Design mips, start of the top module:
module mips(clk, rstb, mem_wr_data, mem_addr, mem_rd_data, mem_wr_ena, PC);
Size in the first run: roughly 8400 cells after synthesis, roughly 1200 flip-flops, about 98000 sq um of cells after synthesis.
clock: 7.24 ns
lec_check: 0
cap_margin: 40
cell_pad_in_sites_detail_placement: 1
core_aspect_ratio: 0.74
core_margin: 8
core_utilization: 19
cts_cluster_diameter: 216
cts_cluster_size: 79
gpl_routability_driven: 1
gpl_timing_driven: 0
hold_slack_margin: 0.11
max_routing_layer: met4
min_routing_layer: met2
place_density_lb_addon: 0.08
slew_margin: 5
tns_end_percent: 80
run.sh (not shown) runs the stock make flow with config.mk's settings and CLKGATE_MAP_FILE=.
The first run failed in global routing (5_1_grt) with GRT-0116.
Rerun with:
Settings changed: CAP_MARGIN 40 to 15, CELL_PAD_IN_SITES_DETAIL_PLACEMENT 1 to unset, CORE_MARGIN 8 to 2, CORE_UTILIZATION 19 to 25, CTS_CLUSTER_DIAMETER 216 to 74, GPL_ROUTABILITY_DRIVEN 1 to unset, GPL_TIMING_DRIVEN 0 to 1, MAX_ROUTING_LAYER met4 to unset, MIN_ROUTING_LAYER met2 to unset, SETUP_SLACK_MARGIN set to 0.86, SLEW_MARGIN 5 to 0.
=> The changed run reached the layout checks and failed them: negative setup slack. Die size drops by 26%. Area after synthesis does not change. Synthesized cell count does not change.
Rerun with:
Settings changed: CORE_UTILIZATION 25 to 70, CTS_CLUSTER_SIZE 79 to 34, HOLD_SLACK_MARGIN 0.11 to unset, PLACE_DENSITY_LB_ADDON 0.08 to unset, SLEW_MARGIN 0 to 20, TNS_END_PERCENT 80 to 65.
Clock period 7.24 ns to 7.33 ns, I/O delays scaled along.
Effect:
- The changed run stopped in global routing (5_1_grt), error GRT-0116
- die size drops by 64%
- area after synthesis does not change
- synthesized cell count is unchanged

## try-lagoon
Starting RTL as in the previous note.
Settings: LEC_CHECK=0, CAP_MARGIN=20, CELL_PAD_IN_SITES_DETAIL_PLACEMENT=2, CORE_ASPECT_RATIO=0.69, CORE_MARGIN=6, CORE_UTILIZATION=56, CTS_CLUSTER_DIAMETER=262, CTS_CLUSTER_SIZE=47, SLEW_MARGIN=30, TNS_END_PERCENT=20; clock period 7.87 ns.
Flow for try-lagoon halted at 3_5_place_dp, error code DPL-0033.
Modified inputs, try-violet compared to try-lagoon
==> flow/config.mk <==
export PLATFORM = sky130hd
export DESIGN_NAME = mips
export DESIGN_NICKNAME = mips
export VERILOG_FILES = /design/flow/design.v
export SDC_FILE = /design/flow/constraint.sdc
export NUM_CORES = 4
export LEC_CHECK = 0
export CAP_MARGIN = 20
export CORE_MARGIN = 2
export CORE_UTILIZATION = 58
export CTS_CLUSTER_DIAMETER = 189
export PLACE_DENSITY = 0.6
export SLEW_MARGIN = 20
export TNS_END_PERCENT = 5
==> flow/constraint.sdc <==
create_clock -name core_clock -period 7.28 [get_ports {clk}]
set_input_delay 1.4560 -clock core_clock [delete_from_list [all_inputs] [get_ports {clk}]]
set_output_delay 1.4560 -clock core_clock [all_outputs]
set_load 0.01 [all_outputs]
==> results <==
Finished, but not clean: try-violet, with setup timing. Chip area line of the yosys report came out exactly the same in try-lagoon and try-violet. Reported for try-lagoon and try-violet, adder and majority cell fraction of the synthesized area turned out identical to the last digit. Comparing try-violet against try-lagoon, there is no change at all in share of cell area taken by muxes after synthesis. When try-violet is measured against try-lagoon, its number of placement rows turns out 24 higher. try-violet and try-lagoon ended up with roughly the same share of flip-flops with an asynchronous set or reset. Vertical extent of the die ends up higher on try-violet. In the reports for try-lagoon and try-violet, the larger width of the chip belongs to try-lagoon. try-violet -> try-lagoon: number of synthesized register bits delta 0, exact match. Changes observed in try-violet relative to try-lagoon: initial standard-cell utilization of the core increased by 1.7 points relative to the old numbers; total die size decreased by 7.1% relative to the old numbers.
Here is what was changed in the inputs of try-delta compared with try-violet.
diff --git a/flow/config.mk b/flow/config.mk
--- a/flow/config.mk
+++ b/flow/config.mk
@@ -8,7 +8,7 @@
 export CAP_MARGIN = 20
 export CORE_MARGIN = 2
-export CORE_UTILIZATION = 58
-export CTS_CLUSTER_DIAMETER = 189
-export PLACE_DENSITY = 0.6
+export CORE_UTILIZATION = 65
+export MAX_ROUTING_LAYER = met4
+export SETUP_SLACK_MARGIN = 1.87
 export SLEW_MARGIN = 20
 export TNS_END_PERCENT = 5
==> flow/constraint.sdc <==
create_clock -name core_clock -period 11.3 [get_ports {clk}]
set_input_delay 2.2600 -clock core_clock [delete_from_list [all_inputs] [get_ports {clk}]]
set_output_delay 2.2600 -clock core_clock [all_outputs]
set_load 0.01 [all_outputs]
Notes after the runs:
try-violet has higher horizontal extent of the die than try-delta. try-delta vs. try-violet: number of port buffers held, placed cell count went down 616, final estimated routing congestion in global placement went up 0.012, yosys cell count held. Sort try-delta and try-violet by post-cts repair resize count asc -> top: try-violet. Diff try-delta and try-violet: number of buffers inserted during clock tree synthesis lower in try-violet. Side by side, pre-placement core utilization turned out higher in try-delta than in try-violet. Between try-violet and try-delta, the flow reports post-detailed-placement half-perimeter wirelength increasing by a little under 10%. Diff try-violet..try-delta | cell area after technology mapping | unchanged. In the summary table, try-delta is marked failed, with error GRT-0116 raised in 5_1_grt. Standard-cell row count came out lower on try-delta than on try-violet.
The inputs of try-sierra differ from those of try-delta as listed below.
diff --git a/flow/config.mk b/flow/config.mk
--- a/flow/config.mk
+++ b/flow/config.mk
@@ -8,7 +8,5 @@
 export CAP_MARGIN = 20
 export CORE_MARGIN = 2
-export CORE_UTILIZATION = 65
-export MAX_ROUTING_LAYER = met4
-export SETUP_SLACK_MARGIN = 1.87
+export CORE_UTILIZATION = 58
+export PLACE_DENSITY = 0.6
 export SLEW_MARGIN = 20
-export TNS_END_PERCENT = 5
==> flow/constraint.sdc <==
create_clock -name core_clock -period 8.99 [get_ports {clk}]
set_input_delay 1.7980 -clock core_clock [delete_from_list [all_inputs] [get_ports {clk}]]
set_output_delay 1.7980 -clock core_clock [all_outputs]
set_load 0.01 [all_outputs]
==> comparison <==
NOTE die outline height try-delta->try-sierra increased by a few percent. Changes observed in try-sierra relative to try-delta: die extent in x saw an increase, number of placement rows rose 8, total die size moved up, number of resized instances in the post-cts repair step went up, routability congestion estimate went down 0.048. Changes observed in try-sierra relative to try-delta: average size of a mapped cell neither gained nor lost much, worst slack at placement lost 2.06 ns. Ran to the end and failed final checks on setup timing: try-sierra.
--- input diff try-sierra..try-amber ---
diff --git a/flow/config.mk b/flow/config.mk
--- a/flow/config.mk
+++ b/flow/config.mk
@@ -8,5 +8,4 @@
 export CAP_MARGIN = 20
 export CORE_MARGIN = 2
-export CORE_UTILIZATION = 58
-export PLACE_DENSITY = 0.6
+export CORE_UTILIZATION = 66
 export SLEW_MARGIN = 20
==> flow/constraint.sdc <==
create_clock -name core_clock -period 10.5 [get_ports {clk}]
set_input_delay 2.1000 -clock core_clock [delete_from_list [all_inputs] [get_ports {clk}]]
set_output_delay 2.1000 -clock core_clock [all_outputs]
set_load 0.01 [all_outputs]
## What came out
try-amber vs try-sierra — count of placed standard cells including taps dropped by a few percent. Relative to try-sierra, fraction of the core area occupied by cells at floorplan increased by 7.9 points in try-amber. try-amber did not finish: a tool error stopped it during 5_1_grt. try-sierra and try-amber ended up with roughly the same count of library flops with an enable pin. The detailed placer's ending HPWL in try-amber is 1.09 times that in try-sierra. Relative to try-sierra, number of post-CTS setup repair buffers decreased by 32 in try-amber. Diff try-sierra..try-amber | unique cell type count in the Yosys netlist | unchanged. Compared to try-sierra, try-amber was floorplanned on a smaller die.

Setup of juniper:
Starting RTL as in the previous note.
==> flow/config.mk <==
export PLATFORM = sky130hd
export DESIGN_NAME = mips
export DESIGN_NICKNAME = mips
export VERILOG_FILES = /design/flow/design.v
export SDC_FILE = /design/flow/constraint.sdc
export NUM_CORES = 4
export LEC_CHECK = 0
export ABC_AREA = 1
export CAP_MARGIN = 15
export CORE_ASPECT_RATIO = 0.74
export CORE_MARGIN = 2
export CORE_UTILIZATION = 72
export CTS_CLUSTER_DIAMETER = 74
export CTS_CLUSTER_SIZE = 79
export GPL_TIMING_DRIVEN = 1
export HOLD_SLACK_MARGIN = 0.11
export SETUP_SLACK_MARGIN = 0.86
export SLEW_MARGIN = 10
export TNS_END_PERCENT = 85
==> flow/constraint.sdc <==
create_clock -name core_clock -period 6.43 [get_ports {clk}]
set_input_delay 1.2860 -clock core_clock [delete_from_list [all_inputs] [get_ports {clk}]]
set_output_delay 1.2860 -clock core_clock [all_outputs]
set_load 0.01 [all_outputs]
Stage in which a tool error killed juniper: global routing.
Inputs modified between juniper and yarrow:
Settings: GPL_TIMING_DRIVEN removed (was 1); CORE_ASPECT_RATIO removed (was 0.74); CTS_CLUSTER_DIAMETER removed (was 74); SETUP_SLACK_MARGIN removed (was 0.86); HOLD_SLACK_MARGIN removed (was 0.11); CTS_CLUSTER_SIZE changed from 79 to 90; SLEW_MARGIN changed from 10 to 40; TNS_END_PERCENT removed (was 85); PLACE_DENSITY newly set to 0.65; CAP_MARGIN changed from 15 to 20; the clock period (ns, I/O delays scaled along) changed from 6.43 to 5.23.
==> comparison <==
- Stage in which a tool error killed yarrow: global routing.
- Looking at number of setup buffers added after CTS, yarrow sits 135 lower than juniper does.
- Going from juniper to yarrow, pre-CTS setup slack decreased 1.28 ns, die extent in y now sits higher.
- On gate count after technology mapping, yarrow and juniper are basically level.
- Per the comparison of yarrow with juniper, area after synthesis level; die width moved down.
- Taking juniper as the reference, in yarrow number of clock sinks seen by CTS roughly the same, floorplan die area roughly the same, global placer's final weighted congestion lower.
Input changes introduced in fjord (baseline for comparison: yarrow):
Settings: SETUP_SLACK_MARGIN newly set to 1.64; SLEW_MARGIN changed from 40 to 20; CORE_UTILIZATION changed from 72 to 57; PLACE_DENSITY removed (was 0.65); CTS_CLUSTER_SIZE removed (was 90); ABC_AREA removed (was 1); the clock period (ns, I/O delays scaled along) changed from 5.23 to 10.4.
==> results <==
| fjord | all stages done | FAIL | negative setup slack |. As of fjord, number of instances in the placed design had fallen by more than 10% compared to yarrow. Diff yarrow -> fjord: area of the core region has increased, synthesized cell area went up about 2.3%, simple-gate area share of the yosys netlist decreased by 6.2 points relative to the old numbers, horizontal die dimension went up, buffers inserted during post-CTS setup optimization shows a reduction of 27. Of yarrow and fjord, the higher number of standard cells after synthesis belongs to yarrow. The die area of fjord exceeds that of yarrow by about 30%. Compared with yarrow, in fjord last weighted congestion value of the routability-driven placer lost 6.7%, synthesized area divided by synthesized cell count rose by 36%.

Setup of job 3452:
mips again, from the RTL that the note above started with.
export LEC_CHECK = 0
export CAP_MARGIN = 20
export CORE_MARGIN = 2
export CORE_UTILIZATION = 58
export SETUP_SLACK_MARGIN = 1.87
export SLEW_MARGIN = 20
export TNS_END_PERCENT = 5
create_clock -name core_clock -period 7.19 [get_ports {clk}]
Nothing crashed in job 3452 and all stages finished; the problem is that the final layout failed, the offending checks being setup timing.
Here is what was changed in the inputs of job 2133 compared with job 3452.
Settings: CORE_UTILIZATION changed from 58 to 66; CTS_CLUSTER_DIAMETER newly set to 234; the clock period (ns, I/O delays scaled along) changed from 7.19 to 12.3.
- Run status, job 2133: aborted in global routing (5_1_grt), error ODB-0269
- Measured against each other, job 2133 and job 3452 differ in floorplan die width, the lower figure coming from job 2133.
- Setup slack at placement on job 2133 is ahead of job 3452.
- Job 2133: number of buffers inserted to repair setup after CTS is 16 lower than what job 3452 reported.
- Compare job 2133 and job 3452 | HPWL after detailed placement lower: job 3452
- Vertical die dimension: job 2133 and job 3452 compared, lower one is job 2133
- Compared job 2133 vs job 3452, and routability congestion estimate from global placement is up in job 2133.
- The row count in job 3452 is 1.06 times that in job 2133.
- Delta (job 2133 minus job 3452): cell count in the Yosys report level, core outline area shrank by 20000 um^2.
> inputs changed (job 2133 -> job 5595)
Settings: removing SETUP_SLACK_MARGIN (formerly 1.87); setting PLACE_DENSITY to 0.6 for the first time; removing CTS_CLUSTER_DIAMETER (formerly 234); setting CTS_CLUSTER_SIZE to 58 for the first time; changing the clock period (ns, I/O delays scaled along) from 12.3 to 8.99.
### Flow results
Initial standard-cell utilization of the core: job 2133 vs job 5595 identical
Job 2133 -> job 5595: core outline area delta 0, exact match
Re cell count listed in synth_stat.txt: no difference whatsoever between job 5595 and job 2133.
Changes observed in job 5595 relative to job 2133: number of clock buffers inserted by TritonCTS -2.6%, placement-stage worst setup slack -3.10 ns, count of flip-flops with a built-in enable after synthesis ~0 delta.
Share of synthesized registers carrying an async set or reset essentially unchanged between job 2133 and job 5595.
Going from job 2133 to job 5595, post-placement cell area grew by a few percent.
Job 5595 terminated abnormally: global routing (5_1_grt) reported GRT-0116.
Count of placed standard cells including taps went up by a few percent going from job 2133 to job 5595.
Job 2133 -> job 5595: post-synthesis sequential area ratio delta 0, exact match
Between job 2133 and job 5595, the flow reports half-perimeter wire length after detailed placement increasing by more than 10%.
Edits applied to the flow inputs when going from job 5595 to job 6388:
Settings: SETUP_SLACK_MARGIN now 1.35, previously not set; CORE_UTILIZATION now 58, was 66; CTS_CLUSTER_SIZE no longer set, was 58; the clock period (ns, I/O delays scaled along) now 7.25, was 8.99.
==> results <==
- Job 6388 reports a higher vertical die size than job 5595 does.
- The flow for job 6388 finished, though final verification flagged setup timing.
- Job 5595 did not finish; a tool error ended it in global routing (5_1_grt).
- Job 6388 against job 5595; chip area is up by more than 10%.
- Number of gates given a new drive strength after cts for job 6388: 156 down relative to job 5595
- Comparing job 5595 against job 6388, there is no change at all in number of cells in Yosys stat.
- Cmp job 6388 vs job 5595: count of standard-cell rows higher in job 6388
- [job 6388] core area rose 20000 um^2 relative to job 5595
- Number of cells after detailed placement in job 6388 is about 5% above job 5595.
### job 6388 -> job 4878
Settings: SETUP_SLACK_MARGIN removed (was 1.35); TNS_END_PERCENT removed (was 5); MAX_ROUTING_LAYER newly set to met4; CTS_CLUSTER_DIAMETER newly set to 123; CORE_UTILIZATION changed from 58 to 66; the clock period (ns, I/O delays scaled along) changed from 7.25 to 8.99.
--- outcome ---
- Clock sink total: job 4878 vs job 6388 identical
- Compared to job 6388, job 4878 has initial core utilization 7.9 points higher.
- Relative to job 6388, the post-place setup slack of job 4878 is higher by 1.99 ns.
- Sort job 6388 and job 4878 by post-CTS setup repair buffer count, ascending, and job 6388 comes first.
- Compared with job 6388, job 4878 shows die size lower by 12%.
- Diff job 4878..job 6388 | async set-or-reset flop fraction in the synthesized netlist | negligible
- Of the runs job 6388 and job 4878, none of them finished clean.
- Job 4878: GRT-0116 in global routing (5_1_grt) -> run aborted
- The flow completed for job 6388, but it is not clean: the layout still shows setup timing.
- Lower placeable core area goes to job 4878 over job 6388.
- Compared with job 6388, in job 4878 number of resized instances in the post-cts repair step up 439, horizontal extent of the die shows a reduction of 26 um.

Starting RTL as in the previous note.
==> flow/config.mk <==
export PLATFORM = sky130hd
export DESIGN_NAME = mips
export DESIGN_NICKNAME = mips
export VERILOG_FILES = /design/flow/design.v
export SDC_FILE = /design/flow/constraint.sdc
export NUM_CORES = 4
export LEC_CHECK = 0
export ABC_AREA = 0
export CAP_MARGIN = 20
export CELL_PAD_IN_SITES_DETAIL_PLACEMENT = 1
export CORE_ASPECT_RATIO = 0.66
export CORE_MARGIN = 2
export CORE_UTILIZATION = 49
export CTS_CLUSTER_DIAMETER = 296
export GPL_ROUTABILITY_DRIVEN = 0
export MAX_ROUTING_LAYER = met4
export MIN_ROUTING_LAYER = met2
export PLACE_DENSITY = 0.91
export SETUP_SLACK_MARGIN = 3.33
export SLEW_MARGIN = 20
==> flow/constraint.sdc <==
create_clock -name core_clock -period 16.4 [get_ports {clk}]
set_input_delay 3.2800 -clock core_clock [delete_from_list [all_inputs] [get_ports {clk}]]
set_output_delay 3.2800 -clock core_clock [all_outputs]
set_load 0.01 [all_outputs]
The first run stopped in global routing (5_1_grt) (GRT-0116).
Rerun with:
Settings changed: ABC_AREA 0 to default, CELL_PAD_IN_SITES_DETAIL_PLACEMENT 1 to default, CORE_ASPECT_RATIO 0.66 to default, CORE_UTILIZATION 49 to 66, CTS_CLUSTER_DIAMETER 296 to default, GPL_ROUTABILITY_DRIVEN 0 to default, MAX_ROUTING_LAYER met4 to default, MIN_ROUTING_LAYER met2 to default, PLACE_DENSITY 0.91 to default, SETUP_SLACK_MARGIN 3.33 to default.
Clock period 16.4 ns to 10.4 ns, I/O delays scaled along.
What happened: The new run stopped in global routing (5_1_grt); die size falls by about 26%; synthesized cell count stays the same; synthesized area stays the same.
Rerun with:
Settings changed: CORE_UTILIZATION 66 to 72, PLACE_DENSITY from default to 0.65.
Clock period 10.4 ns to 7.71 ns, I/O delays scaled along.
Effect: The changed run never finished: it broke off in global routing (5_1_grt); synthesized cell count stays the same; area after synthesis does not change; die size decreases by 8.2%.
Rerun with:
Settings changed: CORE_UTILIZATION 72 to 58, PLACE_DENSITY 0.65 to default, SETUP_SLACK_MARGIN from default to 1.64, TNS_END_PERCENT from default to 5.
Clock period 7.71 ns to 7.14 ns, I/O delays scaled along.
After rerunning: With this change the flow finished with negative setup slack left. Die area is higher by 24%. Area after synthesis does not change. Synthesized cell count stays the same.
